## run Y
==> flow/design.v <==
`timescale 1ns / 1ps
module scrambler
 #(parameter WIDTH = 32,
   parameter SEED = 7'b1111111)
  (input aclk,
   input aresetn,
   input [WIDTH-1:0] s_axis_tdata,
   input [3:0] s_axis_tuser,
   input s_axis_tvalid,
   output s_axis_tready,
   input s_axis_tlast,
   output reg [WIDTH-1:0] m_axis_tdata,
   output reg [3:0] m_axis_tuser,
   output reg m_axis_tvalid,
   input m_axis_tready,
   output reg m_axis_tlast);
  localparam TAIL_MASK = {{7{1'b0}}, {(WIDTH-7){1'b1}}};
  wire axis_tready_int = m_axis_tready;
  assign s_axis_tready = axis_tready_int;
  wire m_handshake = m_axis_tvalid && axis_tready_int;
  wire s_handshake = s_axis_tvalid && axis_tready_int;
  reg [6:0] lfsr;
  wire [WIDTH-1:0] fb;
  genvar i;
  generate
    for (i = 0; i < WIDTH; i = i + 1) begin : gen_feedback
      if (i < 4)
        assign fb[i] = lfsr[i+3] ^ lfsr[i];
      else if (i < 7)
        assign fb[i] = lfsr[i] ^ fb[i-4];
      else
        assign fb[i] = fb[i-7] ^ fb[i-4];
    end
  endgenerate
  always @(posedge aclk)
    if (~aresetn) begin
      m_axis_tdata <= {WIDTH{1'b0}};
      m_axis_tuser <= 4'h0;
      m_axis_tlast <= 1'b0;
      m_axis_tvalid <= 1'b0;
    end
    else if (s_handshake) begin
      if (s_axis_tlast)
        m_axis_tdata <= (s_axis_tdata ^ fb) & TAIL_MASK;
      else
        m_axis_tdata <= s_axis_tdata ^ fb;
      m_axis_tuser <= s_axis_tuser;
      m_axis_tlast <= s_axis_tlast;
      m_axis_tvalid <= 1'b1;
    end
    else if (m_handshake)
      m_axis_tvalid <= 1'b0;
  always @(posedge aclk)
    if (~aresetn)
      lfsr <= SEED;
    else if (s_handshake)
      lfsr <= fb[WIDTH-1:WIDTH-7];
endmodule
`timescale 1ns / 1ps
module encoder
 #(parameter WIDTH = 24)
  (input aclk,
   input aresetn,
   input [WIDTH-1:0] s_axis_tdata,
   input [3:0] s_axis_tuser,
   input s_axis_tvalid,
   output s_axis_tready,
   input s_axis_tlast,
   output reg [2*WIDTH-1:0] m_axis_tdata,
   output reg [3:0] m_axis_tuser,
   output reg m_axis_tvalid,
   input m_axis_tready,
   output reg m_axis_tlast);
  localparam HISTSIZE = 6;
  wire axis_tready_int = m_axis_tready;
  assign s_axis_tready = axis_tready_int;
  wire m_handshake = m_axis_tvalid && axis_tready_int;
  wire s_handshake = s_axis_tvalid && axis_tready_int;
  reg [2*WIDTH-1:0] m_axis_tdata_int;
  wire [WIDTH-1:0] g0;
  wire [WIDTH-1:0] g1;
  wire [2*WIDTH-1:0] hr;
  wire [2*WIDTH-1:0] tfr;
  wire [2*WIDTH-1:0] ttr;
  reg [HISTSIZE-1:0] history;
  wire [WIDTH+HISTSIZE-1:0] operand = {s_axis_tdata, history};
  genvar i;
  generate
    for (i = 0; i < WIDTH; i = i + 1) begin : gen_poly
      assign g0[i] = operand[i+6] ^ operand[i+4] ^ operand[i+3] ^ operand[i+1] ^ operand[i];
      assign g1[i] = g0[i] ^ operand[i+5] ^ operand[i+1];
    end
    for (i = 0; i < 2*WIDTH-1; i = i + 2) begin : gen_half_rate
      assign hr[i]   = g0[i/2];
      assign hr[i+1] = g1[i/2];
    end
    for (i = 0; i < 3*WIDTH/2-2; i = i + 3) begin : gen_two_thirds
      assign ttr[i]   = g0[2*(i/3)];
      assign ttr[i+1] = g1[2*(i/3)];
      assign ttr[i+2] = g0[2*(i/3)+1];
    end
    for (i = 0; i < 4*WIDTH/3-3; i = i + 4) begin : gen_three_fourths
      assign tfr[i]   = g0[i-i/4];
      assign tfr[i+1] = g1[i-i/4];
      assign tfr[i+2] = g0[i-i/4+1];
      assign tfr[i+3] = g1[i-i/4+2];
    end
  endgenerate
  assign ttr[2*WIDTH-1:3*WIDTH/2] = 0;
  assign tfr[2*WIDTH-1:4*WIDTH/3] = 0;
  always @*
    case (s_axis_tuser)
      4'b1111, 4'b0111, 4'b1011, 4'b0011:
        m_axis_tdata_int = tfr;
      4'b0001:
        m_axis_tdata_int = ttr;
      default:
        m_axis_tdata_int = hr;
    endcase
  always @(posedge aclk)
    if (~aresetn) begin
      m_axis_tdata <= {2*WIDTH{1'b0}};
      m_axis_tuser <= 4'h0;
      m_axis_tlast <= 1'b0;
      m_axis_tvalid <= 1'b0;
    end
    else if (s_handshake) begin
      m_axis_tdata <= m_axis_tdata_int;
      m_axis_tuser <= s_axis_tuser;
      m_axis_tlast <= s_axis_tlast;
      m_axis_tvalid <= 1'b1;
    end
    else if (m_handshake)
      m_axis_tvalid <= 1'b0;
  always @(posedge aclk)
    if (~aresetn)
      history <= {HISTSIZE{1'b0}};
    else if (s_handshake)
      history <= s_axis_tdata[WIDTH-1:WIDTH-HISTSIZE];
endmodule
`timescale 1ns / 1ps
module system
  #(parameter WIDTH = 24)
   (input aclk,
    input aresetn,
    input [WIDTH-1:0] s_axis_tdata,
    input s_axis_tvalid,
    output s_axis_tready,
    input s_axis_tlast,
    input [3:0] s_axis_tuser,
    output [2*WIDTH-1:0] m_axis_tdata,
    output m_axis_tvalid,
    input m_axis_tready,
    output m_axis_tlast,
    output [3:0] m_axis_tuser);
    localparam SEED = 7'b1011101;
    wire [WIDTH-1:0] s2e_tdata;
    wire s2e_tvalid;
    wire s2e_tready;
    wire s2e_tlast;
    wire [3:0] s2e_tuser;
    scrambler #(.WIDTH(WIDTH), .SEED(SEED)) scrambler_i(
        .aclk(aclk),
        .aresetn(aresetn),
        .s_axis_tdata(s_axis_tdata),
        .s_axis_tvalid(s_axis_tvalid),
        .s_axis_tready(s_axis_tready),
        .s_axis_tuser(s_axis_tuser),
        .s_axis_tlast(s_axis_tlast),
        .m_axis_tdata(s2e_tdata),
        .m_axis_tvalid(s2e_tvalid),
        .m_axis_tready(s2e_tready),
        .m_axis_tuser(s2e_tuser),
        .m_axis_tlast(s2e_tlast)
    );
    encoder #(.WIDTH(WIDTH)) encoder_i(
        .aclk(aclk),
        .aresetn(aresetn),
        .s_axis_tdata(s2e_tdata),
        .s_axis_tvalid(s2e_tvalid),
        .s_axis_tready(s2e_tready),
        .s_axis_tuser(s2e_tuser),
        .s_axis_tlast(s2e_tlast),
        .m_axis_tdata(m_axis_tdata),
        .m_axis_tvalid(m_axis_tvalid),
        .m_axis_tready(m_axis_tready),
        .m_axis_tuser(m_axis_tuser),
        .m_axis_tlast(m_axis_tlast)
    );
endmodule
clock: 2.11 ns
lec_check: 0
abc_area: 1
cap_margin: 20
core_margin: 2
core_utilization: 72
cts_cluster_diameter: 232
cts_cluster_size: 71
gpl_timing_driven: 1
hold_slack_margin: 0.29
max_routing_layer: met4
place_density_lb_addon: 0.09
setup_slack_margin: 0.24
slew_margin: 20
tns_end_percent: 75
run.sh (not shown) runs the stock make flow with config.mk's settings and CLKGATE_MAP_FILE=.
Run Y went all the way through the flow, and no timing, DRC or antenna check failed.
Changes in run P relative to run Y:
Settings: removing PLACE_DENSITY_LB_ADDON (formerly 0.09); removing GPL_TIMING_DRIVEN (formerly 1); removing MAX_ROUTING_LAYER (formerly met4); removing CTS_CLUSTER_DIAMETER (formerly 232); changing CTS_CLUSTER_SIZE from 71 to 98; removing TNS_END_PERCENT (formerly 75); removing SETUP_SLACK_MARGIN (formerly 0.24); removing HOLD_SLACK_MARGIN (formerly 0.29); changing the clock period (ns, I/O delays scaled along) from 2.11 to 2.42.
==> results <==
- Taking run Y as the reference, in run P non-clock buffer count dropped 9.2%, combinational share of power dropped 0.9 points, area growth from synthesis to final layout dropped 2.9 points.
- According to the power report, total power for run P is lower than for run Y.


RTL: the design.v shown in full above, as it stands there.
clock: 4.0 ns
lec_check: 0
cap_margin: 0
core_margin: 2
core_utilization: 56
cts_cluster_diameter: 287
cts_cluster_size: 87
place_density: 0.35
setup_slack_margin: -0.4
slew_margin: 20
tns_end_percent: 15
==> next run, changes <==
Settings changed: CAP_MARGIN 0 to 20, CORE_UTILIZATION 56 to 66, CTS_CLUSTER_DIAMETER 287 to unset, CTS_CLUSTER_SIZE 87 to unset, PLACE_DENSITY 0.35 to unset, SETUP_SLACK_MARGIN -0.4 to unset, TNS_END_PERCENT 15 to unset.
Clock period 4.0 ns to 2.34 ns, I/O delays scaled along.
The changed run finished with timing, DRC and antenna clean.
Area after synthesis does not change.
Utilization increases by 14 points.
Setup slack is worse by 0.83 ns.
Via count rose by 6.0%.


## oak
RTL: the design.v shown in full above, as it stands there.
clock: 3.65 ns
lec_check: 0
cap_margin: 5
cell_pad_in_sites_detail_placement: 0
cell_pad_in_sites_global_placement: 2
core_margin: 10
core_utilization: 40
cts_cluster_diameter: 377
cts_cluster_size: 12
gpl_timing_driven: 0
hold_slack_margin: 0.25
max_routing_layer: met5
place_density_lb_addon: 0.21
slew_margin: 20
tns_end_percent: 50
oak finished every stage and its layout cleared the timing, DRC and antenna checks.
> inputs changed (oak -> pine)
- MAX_ROUTING_LAYER no longer set, was met5
- CORE_MARGIN now 2, was 10
- TNS_END_PERCENT no longer set, was 50
- CAP_MARGIN now 20, was 5
- CELL_PAD_IN_SITES_GLOBAL_PLACEMENT no longer set, was 2
- GPL_TIMING_DRIVEN no longer set, was 0
- CTS_CLUSTER_SIZE no longer set, was 12
- PLACE_DENSITY_LB_ADDON no longer set, was 0.21
- CORE_UTILIZATION now 64, was 40
- CTS_CLUSTER_DIAMETER no longer set, was 377
- HOLD_SLACK_MARGIN no longer set, was 0.25
- CELL_PAD_IN_SITES_DETAIL_PLACEMENT no longer set, was 0
- ABC_AREA now 1, previously not set
- the clock period (ns, I/O delays scaled along) now 2.62, was 3.65
==> results <==
- Run comparison: pine main kind of combinational logic by area simple AND/OR/NAND/NOR gates; oak main kind of combinational logic by area XOR/XNOR gates
- Diff oak -> pine: hold violation total from the final report closely matched the old numbers; sequential area share after synthesis decreased by 0.48 points relative to the old numbers; met2 routing resource usage after global routing increased by 29 points relative to the old numbers.
Input changes introduced in birch (baseline for comparison: pine):
- CORE_UTILIZATION: 64 -> 72
- TNS_END_PERCENT: unset -> 10
- PLACE_DENSITY: unset -> 0.38
- SETUP_SLACK_MARGIN: unset -> 0.13
- the clock period (ns, I/O delays scaled along): 2.62 -> 1.52
Notes after the runs:
As the logs show, birch stopped at 4_1_cts after a tool error, so it never reached the end of the flow.
As far as sequential-to-total area share from yosys stat goes, pine and birch are indistinguishable; the numbers are identical.
Compared to pine, birch has placed standard-cell area about 15% higher.
Changes observed in birch relative to pine: number of core rows shrank by 5.7%, synthesized cell count level.
Area after synthesis came out exactly the same in birch and pine.
Comparing pine against birch, there is no change at all in mean instance size in the synthesized netlist.
The die of birch is smaller than the one used in pine.
[compare] base=pine new=birch: number of distinct library cells after synthesis was more or less identical; total cells reported by yosys after synthesis about even; total nets after synthesis saw little to no change; effective utilization at floorplan went up 8.2 points.
The following lists how maple was set up differently from birch:
- an added CTS_CLUSTER_DIAMETER of 400
- a change of SETUP_SLACK_MARGIN from 0.13 to 0.38
- an added CTS_CLUSTER_SIZE of 97
--- outcome ---
- Flow for maple halted at 3_5_place_dp, error code DPL-0033.
- Die outline area: maple vs birch identical
- Reported for birch and maple, synthesized netlist cell count turned out identical to the last digit.
- | weighted congestion reported at the end of routability-driven placement | higher: birch |
- Diff maple..birch | die height | unchanged
- Looking at birch and maple, the post-synth area from yosys stat is a wash.
- Reported for birch and maple, area after synthesis turned out identical to the last digit.
- Comparing birch with maple, the count of library flops with an enable pin came out essentially unchanged.
- Reported for birch and maple, total number of placement rows turned out identical to the last digit.


## job 4851
Starts from the design.v that is shown in full above.
clock: 2.11 ns
lec_check: 0
abc_area: 0
cap_margin: 0
core_margin: 2
core_utilization: 72
cts_cluster_diameter: 90
cts_cluster_size: 71
gpl_timing_driven: 1
hold_slack_margin: 0.29
max_routing_layer: met4
place_density_lb_addon: 0.09
setup_slack_margin: 0.24
slew_margin: 20
tns_end_percent: 75
Job 4851 closes out successfully: all stages finished, all timing, DRC and antenna checks passed.
Input changes introduced in job 3363 (baseline for comparison: job 4851):
- PLACE_DENSITY_LB_ADDON changed from 0.09 to 0.27
- CTS_CLUSTER_DIAMETER changed from 90 to 232
- SETUP_SLACK_MARGIN changed from 0.24 to 0.61
- CTS_CLUSTER_SIZE changed from 71 to 15
- ABC_AREA removed (was 0)
- CAP_MARGIN changed from 0 to 20
- HOLD_SLACK_MARGIN removed (was 0.29)
- the clock period (ns, I/O delays scaled along) changed from 2.11 to 2.09
==> results <==
- Job 4851: done, clean on timing, DRC and antenna
- Stage in which a tool error killed job 3363: 4_1_cts.
- Going from job 4851 to job 3363, vertical extent of the die comparable; async set-reset flop share out of synthesis comparable.
- Looking only at HPWL after detailed placement, and setting everything else aside, the lower value of job 3363 and job 4851 goes to job 4851.
- Comparing job 4851 against job 3363, there is no change at all in yosys stat chip area.
- Number of placed instances with taps included grows slightly when moving from job 4851 to job 3363.
- Comparing job 4851 with job 3363, the number of rows created at floorplan came out essentially unchanged.
- In the metrics for job 3363 and job 4851, the one carrying the higher area after detailed placement is job 3363.
- As far as post-synthesis sequential element count is concerned, job 3363 and job 4851 perform about the same.
- The run showing the smaller post-placement worst setup slack is job 3363.
- Taking job 4851 as the reference, in job 3363 routability congestion estimate has increased; top-level I/O count has remained practically unchanged.
Input-level comparison between job 7104 and job 3363:
- removing CTS_CLUSTER_SIZE (formerly 15)
- removing MAX_ROUTING_LAYER (formerly met4)
- removing TNS_END_PERCENT (formerly 75)
- changing CORE_UTILIZATION from 72 to 69
- removing PLACE_DENSITY_LB_ADDON (formerly 0.27)
- removing SETUP_SLACK_MARGIN (formerly 0.61)
- removing CTS_CLUSTER_DIAMETER (formerly 232)
- removing GPL_TIMING_DRIVEN (formerly 1)
- changing the clock period (ns, I/O delays scaled along) from 2.09 to 2.78
--- outcome ---
- Job 7104 finished end to end and its layout was clean on timing, DRC and antenna.
- Seen in the log of job 3363: DPL-0038 during 4_1_cts, after which the run never completed.
- Diff job 3363..job 7104 | post-synthesis cell count | unchanged
- Height of the chip ends up higher on job 7104.
- In job 7104 the number of standard-cell rows in the floorplan turned out about 3% higher than in job 3363.
- In job 7104, the standard cell area after detailed placement came out 440 um^2 below the value in job 3363.
- Per the comparison of job 7104 with job 3363, fraction of synthesis flops using an asynchronous set or reset pin held steady; floorplan core area grew by about 5.6%; sequential share of the synthesized area held steady; die footprint grew by about 4%.
- Post-synthesis cell area came out exactly the same in job 7104 and job 3363.
- Re core utilization at floorplan: job 7104 is 4.0 points down on job 3363.
Input-level comparison between job 6019 and job 7104:
- CTS_CLUSTER_SIZE newly set to 40
- CORE_UTILIZATION changed from 69 to 70
- the clock period (ns, I/O delays scaled along) changed from 2.78 to 1.6
## What came out
- Number of distinct library cells after synthesis came out exactly the same in job 7104 and job 6019.
- Taking job 7104 as the reference point, the cell area reported after detailed placement of job 6019 rises by about 16%.
- In job 6019 relative to job 7104, die boundary width had gone down slightly.
- Job 6019 falls short of job 7104 in worst slack at placement.
- The remaining runs in job 7104 and job 6019 completed every stage, whereas job 6019 halted early.
- Job 6019: aborted in 4_1_cts (tool error)
- ~same simple-gate share of the synthesized area in job 7104 and job 6019


// system: RTL as listed in full above, without the edits since
make LEC_CHECK=0 ABC_AREA=1 CAP_MARGIN=20 CORE_ASPECT_RATIO=0.5 CORE_MARGIN=2 CORE_UTILIZATION=72 CTS_CLUSTER_DIAMETER=400 CTS_CLUSTER_SIZE=97 PLACE_DENSITY=0.38 SETUP_SLACK_MARGIN=0.13 SLEW_MARGIN=20 TNS_END_PERCENT=10 finish   # period 1.52 ns
The baseline never finished: it broke off in detailed placement.
==> next run, changes <==
Settings changed: CORE_ASPECT_RATIO 0.5 to not set, CTS_CLUSTER_DIAMETER 400 to 378, CTS_CLUSTER_SIZE 97 to 93, HOLD_SLACK_MARGIN set to -0.09, PLACE_DENSITY 0.38 to 0.36, TNS_END_PERCENT 10 to not set.
Clock period 1.52 ns to 2.07 ns, I/O delays scaled along.
With this change the flow completed without violations.
Synthesized cell count is unchanged.
Area after synthesis is unchanged.
Die size decreases by 0.48%.
==> next run, changes <==
Settings changed: CORE_ASPECT_RATIO set to 0.5, HOLD_SLACK_MARGIN -0.09 to not set, PLACE_DENSITY 0.36 to not set, SETUP_SLACK_MARGIN 0.13 to not set, SLEW_MARGIN 20 to 35, TNS_END_PERCENT set to 5.
What happened: Now the flow finished but failed the layout checks on setup timing. Area after synthesis does not change. Sequential cell count is unchanged. Global-route usage is higher by 7.0 points. Maximum frequency is lower by 9.3%. Final cell count is higher by 0.85%.
==> next run, changes <==
Settings changed: CORE_ASPECT_RATIO 0.5 to 0.69, CTS_CLUSTER_DIAMETER 378 to 371, CTS_CLUSTER_SIZE 93 to 98, SLEW_MARGIN 35 to 20.
Clock period 2.07 ns to 2.12 ns, I/O delays scaled along.
What happened:
- The changed run went through all stages and came out clean
- clock skew is about the same
- first-iteration DRC count fell by 10%
- total power drops by 1.3%
- synthesized cell count does not change
- count of clock-buffer cells in the layout drops by 1
- global-route usage falls by 2.4 points
- area after synthesis stays the same
- register-to-register slack gets better by 0.12 ns
No activity file was given, so power comes from the tool's default toggle rates.
